==> inputs of trial 1 <==
// alu
module alu (
    input               i_clk,
    input               i_rst_n,
    input               i_valid,
    input signed [11:0] i_data_a,
    input signed [11:0] i_data_b,
    input        [2:0]  i_inst,
    output              o_valid,
    output       [11:0] o_data,
    output              o_overflow
);
clock: 9.06 ns
lec_check: 0
abc_area: 1
cap_margin: 20
core_margin: 2
core_utilization: 68
cts_cluster_diameter: 374
cts_cluster_size: 98
slew_margin: 20
tns_end_percent: 30
run.sh (not shown) runs the stock make flow with config.mk's settings and CLKGATE_MAP_FILE=.
==> trial 90: changes against trial 1 <==
--- a/flow/config.mk
+++ b/flow/config.mk
@@ -8,8 +8,7 @@
 export ABC_AREA = 1
 export CAP_MARGIN = 20
 export CORE_MARGIN = 2
-export CORE_UTILIZATION = 68
-export CTS_CLUSTER_DIAMETER = 374
-export CTS_CLUSTER_SIZE = 98
+export CORE_UTILIZATION = 72
+export CTS_CLUSTER_DIAMETER = 397
+export CTS_CLUSTER_SIZE = 100
 export SLEW_MARGIN = 20
-export TNS_END_PERCENT = 30
==> flow/constraint.sdc (replaced) <==
create_clock -name core_clock -period 4.09 [get_ports {i_clk}]
set_input_delay 0.8180 -clock core_clock [delete_from_list [all_inputs] [get_ports {i_clk}]]
set_output_delay 0.8180 -clock core_clock [all_outputs]
set_load 0.01 [all_outputs]
==> build 37: changes against trial 1 <==
==> flow/config.mk (replaced) <==
export PLATFORM = sky130hd
export DESIGN_NAME = alu
export DESIGN_NICKNAME = alu
export VERILOG_FILES = /design/flow/design.v
export SDC_FILE = /design/flow/constraint.sdc
export NUM_CORES = 4
export LEC_CHECK = 0
export ABC_AREA = 1
export CAP_MARGIN = 15
export CORE_MARGIN = 2
export CORE_UTILIZATION = 40
export GPL_TIMING_DRIVEN = 0
export HOLD_SLACK_MARGIN = 0.28
export MIN_ROUTING_LAYER = met1
export SLEW_MARGIN = 20
==> flow/constraint.sdc (replaced) <==
create_clock -name core_clock -period 9.65 [get_ports {i_clk}]
set_input_delay 1.9300 -clock core_clock [delete_from_list [all_inputs] [get_ports {i_clk}]]
set_output_delay 1.9300 -clock core_clock [all_outputs]
set_load 0.01 [all_outputs]
==> qor summary <==
Share of the core filled with cells in the final layout: trial 90 -; trial 1 82.7%; build 37 44.9%
Status: trial 90 aborted with a tool error; trial 1 finished with violations; build 37 no timing/DRC/antenna violations
Stage where the flow stopped: trial 90 detailed placement; trial 1 -; build 37 -
Layout check failures: trial 90 -; trial 1 setup timing; build 37 -
Max Cap Violations: trial 90 -; trial 1 0; build 37 0
Non-clk buf share: trial 90 -; trial 1 11.9%; build 37 5.78%
Sequential portion of the cell area: trial 90 -; trial 1 4.98%; build 37 5.40%
Final sum of negative setup slack: trial 90 -; trial 1 -1.07 ns; build 37 0 ns
Launch point of the worst reg-to-reg path: trial 90 -; trial 1 data_old[0]; build 37 data_old[0]
Pin count of the biggest net entering global routing: trial 90 -; trial 1 28; build 37 28
Remaining Overflow, GRT: trial 90 -; trial 1 0; build 37 0
Fin Clk Skew: trial 90 -; trial 1 0.0100 ns; build 37 0.0115 ns
Max_slew headroom: trial 90 -; trial 1 51.0%; build 37 24.7%
Comb gate area: trial 90 -; trial 1 9390 um2; build 37 9010 um2
Worst Setup EP: trial 90 -; trial 1 o_overflow_r; build 37 o_overflow_r

* * *

==> v17: inputs <==
Starting RTL as in the previous note.
==> flow/design.v (excerpt) <==
module alu (
    input               i_clk,
    input               i_rst_n,
    input               i_valid,
    input signed [11:0] i_data_a,
    input signed [11:0] i_data_b,
    input        [2:0]  i_inst,
    output              o_valid,
    output       [11:0] o_data,
    output              o_overflow
);
reg  [11:0] o_data_w, o_data_r;
reg         o_valid_w, o_valid_r;
reg         o_overflow_w, o_overflow_r;
reg  [19:0] data_old;
reg         overflow_old;
wire [12:0] data_add, data_sub, data_mean;
wire [23:0] data_mul;
wire [19:0] data_mul_round;
wire [20:0] data_mac;
wire [11:0] data_a_abs, data_b_abs;
assign o_valid = o_valid_r;
assign o_data = o_data_r;
assign o_overflow = o_overflow_r;
assign data_add = {i_data_a[11], i_data_a} + {i_data_b[11], i_data_b};
assign data_sub = {i_data_a[11], i_data_a} - {i_data_b[11], i_data_b};
assign data_mul = {{12{i_data_a[11]}}, i_data_a} * {{12{i_data_b[11]}}, i_data_b};
assign data_mul_round = {data_mul[23], data_mul[23:5]} + {19'd0, data_mul[4]};
assign data_mac = {data_mul_round[19], data_mul_round} + {data_old[19], data_old};
assign data_mean = data_add >> 1;
assign data_a_abs = i_data_a[11]? ~(i_data_a)+12'd1: i_data_a;
  ...
Settings: LEC_CHECK=0, CAP_MARGIN=10, CELL_PAD_IN_SITES_DETAIL_PLACEMENT=1, CELL_PAD_IN_SITES_GLOBAL_PLACEMENT=2, CORE_MARGIN=2, CORE_UTILIZATION=60, CTS_CLUSTER_DIAMETER=219, GPL_ROUTABILITY_DRIVEN=1, GPL_TIMING_DRIVEN=1, MAX_ROUTING_LAYER=met5, PLACE_DENSITY_LB_ADDON=0.16, SLEW_MARGIN=20, TNS_END_PERCENT=55; clock period 13.2 ns.
==> v25: changes against v17 <==
==> flow/config.mk (replaced) <==
export PLATFORM = sky130hd
export DESIGN_NAME = alu
export DESIGN_NICKNAME = alu
export VERILOG_FILES = /design/flow/design.v
export SDC_FILE = /design/flow/constraint.sdc
export NUM_CORES = 4
export LEC_CHECK = 0
export ABC_AREA = 1
export CAP_MARGIN = 20
export CORE_MARGIN = 2
export CORE_UTILIZATION = 72
export CTS_CLUSTER_DIAMETER = 394
export SETUP_SLACK_MARGIN = 1.16
export SLEW_MARGIN = 20
==> flow/constraint.sdc (replaced) <==
create_clock -name core_clock -period 4.09 [get_ports {i_clk}]
set_input_delay 0.8180 -clock core_clock [delete_from_list [all_inputs] [get_ports {i_clk}]]
set_output_delay 0.8180 -clock core_clock [all_outputs]
set_load 0.01 [all_outputs]
==> v19: changes against v17 <==
==> flow/config.mk (replaced) <==
export PLATFORM = sky130hd
export DESIGN_NAME = alu
export DESIGN_NICKNAME = alu
export VERILOG_FILES = /design/flow/design.v
export SDC_FILE = /design/flow/constraint.sdc
export NUM_CORES = 4
export LEC_CHECK = 0
export CAP_MARGIN = 20
export CORE_MARGIN = 2
export CORE_UTILIZATION = 40
export SLEW_MARGIN = 20
==> flow/constraint.sdc (replaced) <==
create_clock -name core_clock -period 10.0 [get_ports {i_clk}]
set_input_delay 2.0000 -clock core_clock [delete_from_list [all_inputs] [get_ports {i_clk}]]
set_output_delay 2.0000 -clock core_clock [all_outputs]
set_load 0.01 [all_outputs]
==> results <==
| metric | v19 | v17 | v25 |
|---|---|---|---|
| Outcome | no timing/DRC/antenna violations | did not finish | did not finish |
| Stage where the flow stopped | - | 3_1_place_gp_skip_io | 3_5_place_dp |
| Post-synthesis adder-cell area fraction | 0.399 | 0.399 | 0.369 |
| Multiplexer area fraction after synthesis | 0.0145 | 0.0145 | 0 |
| DIE AREA | 27,500 sq um | 18,500 sq um | 16,700 sq um |
| Proportion of synthesized chip area in sequential cells | 0.0645 | 0.0645 | 0.0597 |
| Synthesized net count | 1,591 | 1,591 | 1,983 |
| Post-synthesis cell area | 10,500 sq um | 10,500 sq um | 11,300 sq um |
| # IOs | 44 | - | 44 |
| Overall die width | 166 um | 136 um | 129 um |
| Rows | 59 | 48 | 45 |
| Post-synth cell types | 73 | 73 | 48 |
| Complex-gate fraction of the synthesized area | 0.162 | 0.162 | 0.108 |
| Synthesized instance count | 1,312 | 1,312 | 1,704 |
| Initial core utilization | 0.404 | 0.610 | 0.742 |
| # Cells Yosys | 1,312 | 1,312 | 1,704 |
